Setup of run A:
==> flow/design.v <==
module TMDS_Encoder (
    input  wire       PixelClk,
    output reg  [9:0] pDataOutRaw,    
    input  wire [7:0] pDataOut,       
    input  wire       pC0,
    input  wire       pC1,
    input  wire       pVde
);
localparam [9:0] kCtlTkn0 = 10'b1101010100;
localparam [9:0] kCtlTkn1 = 10'b0010101011;
localparam [9:0] kCtlTkn2 = 10'b0101010100;
localparam [9:0] kCtlTkn3 = 10'b1010101011;
function [3:0] sum_bits8;
    input [7:0] u;
    integer i;
    begin
        sum_bits8 = 4'd0;
        for (i = 0; i < 8; i = i + 1)
            sum_bits8 = sum_bits8 + {3'b000, u[i]};
    end
endfunction
reg  [7:0] pDataOut_1;
reg  [3:0] n1d_1;
reg        pC0_1, pC1_1, pVde_1;
reg  [8:0] q_m_2;
reg  [3:0] n1q_m_2, n0q_m_2;
reg        pC0_2, pC1_2, pVde_2;
reg  signed [4:0] cnt_t_3;
wire [8:0] q_m_xor_1, q_m_xnor_1, q_m_1;
wire [3:0] n1q_m_1;
always @(posedge PixelClk) begin
    pVde_1     <= pVde;
    n1d_1      <= sum_bits8(pDataOut);
    pDataOut_1 <= pDataOut;
    pC0_1      <= pC0;
    pC1_1      <= pC1;
end
assign q_m_xor_1[0]  = pDataOut_1[0];
assign q_m_xnor_1[0] = pDataOut_1[0];
genvar gi;
generate
    for (gi = 1; gi < 8; gi = gi + 1) begin : encode
        assign q_m_xor_1[gi]  = q_m_xor_1[gi-1] ^ pDataOut_1[gi];
        assign q_m_xnor_1[gi] = ~(q_m_xnor_1[gi-1] ^ pDataOut_1[gi]);
    end
endgenerate
assign q_m_xor_1[8]  = 1'b1;
assign q_m_xnor_1[8] = 1'b0;
assign q_m_1 = (n1d_1 > 4'd4 || (n1d_1 == 4'd4 && pDataOut_1[0] == 1'b0)) ?
               q_m_xnor_1 : q_m_xor_1;
assign n1q_m_1 = sum_bits8(q_m_1[7:0]);
always @(posedge PixelClk) begin
    n1q_m_2 <= n1q_m_1;
    n0q_m_2 <= 4'd8 - n1q_m_1;
    q_m_2   <= q_m_1;
    pC0_2   <= pC0_1;
    pC1_2   <= pC1_1;
    pVde_2  <= pVde_1;
end
wire cond_balanced_2     = (cnt_t_3 == 5'sd0) || (n1q_m_2 == 4'd4);
wire cond_not_balanced_2 = (cnt_t_3 > 5'sd0 && n1q_m_2 > 4'd4) ||
                           (cnt_t_3 < 5'sd0 && n1q_m_2 < 4'd4);
wire [9:0] control_token_2 = (!pC1_2 && !pC0_2) ? kCtlTkn0 :
                             (!pC1_2 &&  pC0_2) ? kCtlTkn1 :
                             ( pC1_2 && !pC0_2) ? kCtlTkn2 :
                                                  kCtlTkn3;
wire [9:0] q_out_2 =
    !pVde_2                            ? control_token_2 :
    (cond_balanced_2 && !q_m_2[8])     ? {~q_m_2[8], q_m_2[8], ~q_m_2[7:0]} :
    (cond_balanced_2 &&  q_m_2[8])     ? {~q_m_2[8], q_m_2[8],  q_m_2[7:0]} :
    cond_not_balanced_2                ? {1'b1,      q_m_2[8], ~q_m_2[7:0]} :
                                         {1'b0,      q_m_2[8],  q_m_2[7:0]};
wire signed [4:0] dc_bias_2 = $signed({1'b0, n0q_m_2}) - $signed({1'b0, n1q_m_2});
wire signed [4:0] cnt_t_2 =
    !pVde_2                        ? 5'sd0 :
    (cond_balanced_2 && !q_m_2[8]) ? cnt_t_3 + dc_bias_2 :
    (cond_balanced_2 &&  q_m_2[8]) ? cnt_t_3 - dc_bias_2 :
    cond_not_balanced_2            ? cnt_t_3 + $signed({3'b000,  q_m_2[8], 1'b0}) + dc_bias_2 :
                                     cnt_t_3 - $signed({3'b000, ~q_m_2[8], 1'b0}) - dc_bias_2;
always @(posedge PixelClk) begin
    cnt_t_3     <= cnt_t_2;
    pDataOutRaw <= q_out_2;    
end
endmodule
module rgb2dvi (
    input  wire        PixelClk,
    input  wire [23:0] vid_pData,
    input  wire        vid_pVDE,
    input  wire        vid_pHSync,
    input  wire        vid_pVSync,
    output wire [9:0]  pDataOutRaw0,    
    output wire [9:0]  pDataOutRaw1,    
    output wire [9:0]  pDataOutRaw2     
);
TMDS_Encoder DataEncoder0 (
    .PixelClk(PixelClk), .pDataOutRaw(pDataOutRaw0),
    .pDataOut(vid_pData[15:8]), .pC0(vid_pHSync), .pC1(vid_pVSync), .pVde(vid_pVDE));
TMDS_Encoder DataEncoder1 (
    .PixelClk(PixelClk), .pDataOutRaw(pDataOutRaw1),
    .pDataOut(vid_pData[7:0]), .pC0(1'b0), .pC1(1'b0), .pVde(vid_pVDE));
TMDS_Encoder DataEncoder2 (
    .PixelClk(PixelClk), .pDataOutRaw(pDataOutRaw2),
    .pDataOut(vid_pData[23:16]), .pC0(1'b0), .pC1(1'b0), .pVde(vid_pVDE));
endmodule
clock: 4.0 ns
lec_check: 0
cap_margin: 20
core_aspect_ratio: 0.5
core_margin: 2
core_utilization: 40
setup_slack_margin: -0.4
slew_margin: 20
run.sh (not shown) runs the stock make flow with config.mk's settings and CLKGATE_MAP_FILE=.
Run A reached the end of the flow, and the finished layout is clean on the timing, DRC and antenna checks.
#### Input delta (run B over run A)
- clearing SETUP_SLACK_MARGIN, which used to be -0.4
- clearing CORE_ASPECT_RATIO, which used to be 0.5
- swapping 4.0 for 3.8 in the clock period (ns, I/O delays scaled along)
==> results <==
- Clock tree buffer count of the final layout (run B over run A): increase, 3
- Changes observed in run B relative to run A: design area picked up an extra 150 um2, length of routed wiring on met1 lost about 9%, clock period minus final worst setup slack lost 0.23 ns, final cell count picked up an extra 4.
- Compared run B vs run A, and sum of routed wire length over all layers is up in run B.
- As of run B, height of the chip had risen by more than a quarter compared to run A.
- On wire length of the first global-routing pass, run A beats run B.
Input changes introduced in run C (baseline for comparison: run B):
- the clock period (ns, I/O delays scaled along): 3.8 -> 4.0
Findings:
Run B → run C: share of the clock period used by the worst path after layout shows a reduction of 1.1 points; horizontal die dimension about even; clock skew saw little to no change.
Wire length for run C is lower than for run B.
In run C the number of ordinary and repair buffers in the finished layout turned out 9.9% lower than in run B.
In run C relative to run B, global-route wire length before repair had gone down slightly.
Delta (run C minus run B): setup slack +0.054 ns; largest fanout on the critical path +2; die area ~0 delta.
### run C -> run D
- swapping 40 for 59 in CORE_UTILIZATION
- putting TNS_END_PERCENT at 5 where nothing was set
- putting CORE_ASPECT_RATIO at 0.5 where nothing was set
[summary]
Run C → run D: maximum cell stage delay along the critical path has decreased; routed wire length shrank by 410 um.
Run D reports a higher core utilization than run C does.
Per the comparison of run D with run C, final clock period utilization by the worst path moved up, met3 track demand over resource in global routing moved up, number of placement rows moved down, final critical path time including I/O delays and setup moved up.
Edits applied to the flow inputs when going from run D to run E:
- MAX_ROUTING_LAYER: unset -> met4
- CORE_ASPECT_RATIO: 0.5 -> unset
- MIN_ROUTING_LAYER: unset -> met2
- TNS_END_PERCENT: 5 -> unset
- CORE_UTILIZATION: 59 -> 16
Results
Run E: fmax is 1.3% higher than what run D reported. Reported for run D and run E, synthesized-area fraction occupied by xor and xnor cells turned out identical to the last digit.
For run F, these inputs were changed with respect to run E:
- a change of CORE_UTILIZATION from 16 to 40
- a deleted MIN_ROUTING_LAYER that had been met2
- a deleted MAX_ROUTING_LAYER that had been met4
- an added CTS_CLUSTER_DIAMETER of 169
- an added CTS_CLUSTER_SIZE of 99
- an added CORE_ASPECT_RATIO of 0.5
- an added TNS_END_PERCENT of 5
==> results <==
- Run F went all the way through the flow, and no timing, DRC or antenna check failed.
- Diff run F and run E: post-placement cell count lower in run F
- Compared with run E, run F shows a higher total global-route track usage.
- Synthesis-to-finish area growth in run F is 6.6 points below run E.
- Worst hold slack delta (run E -> run F): insignificant
- Max maximum achievable frequency across run F and run E: run E
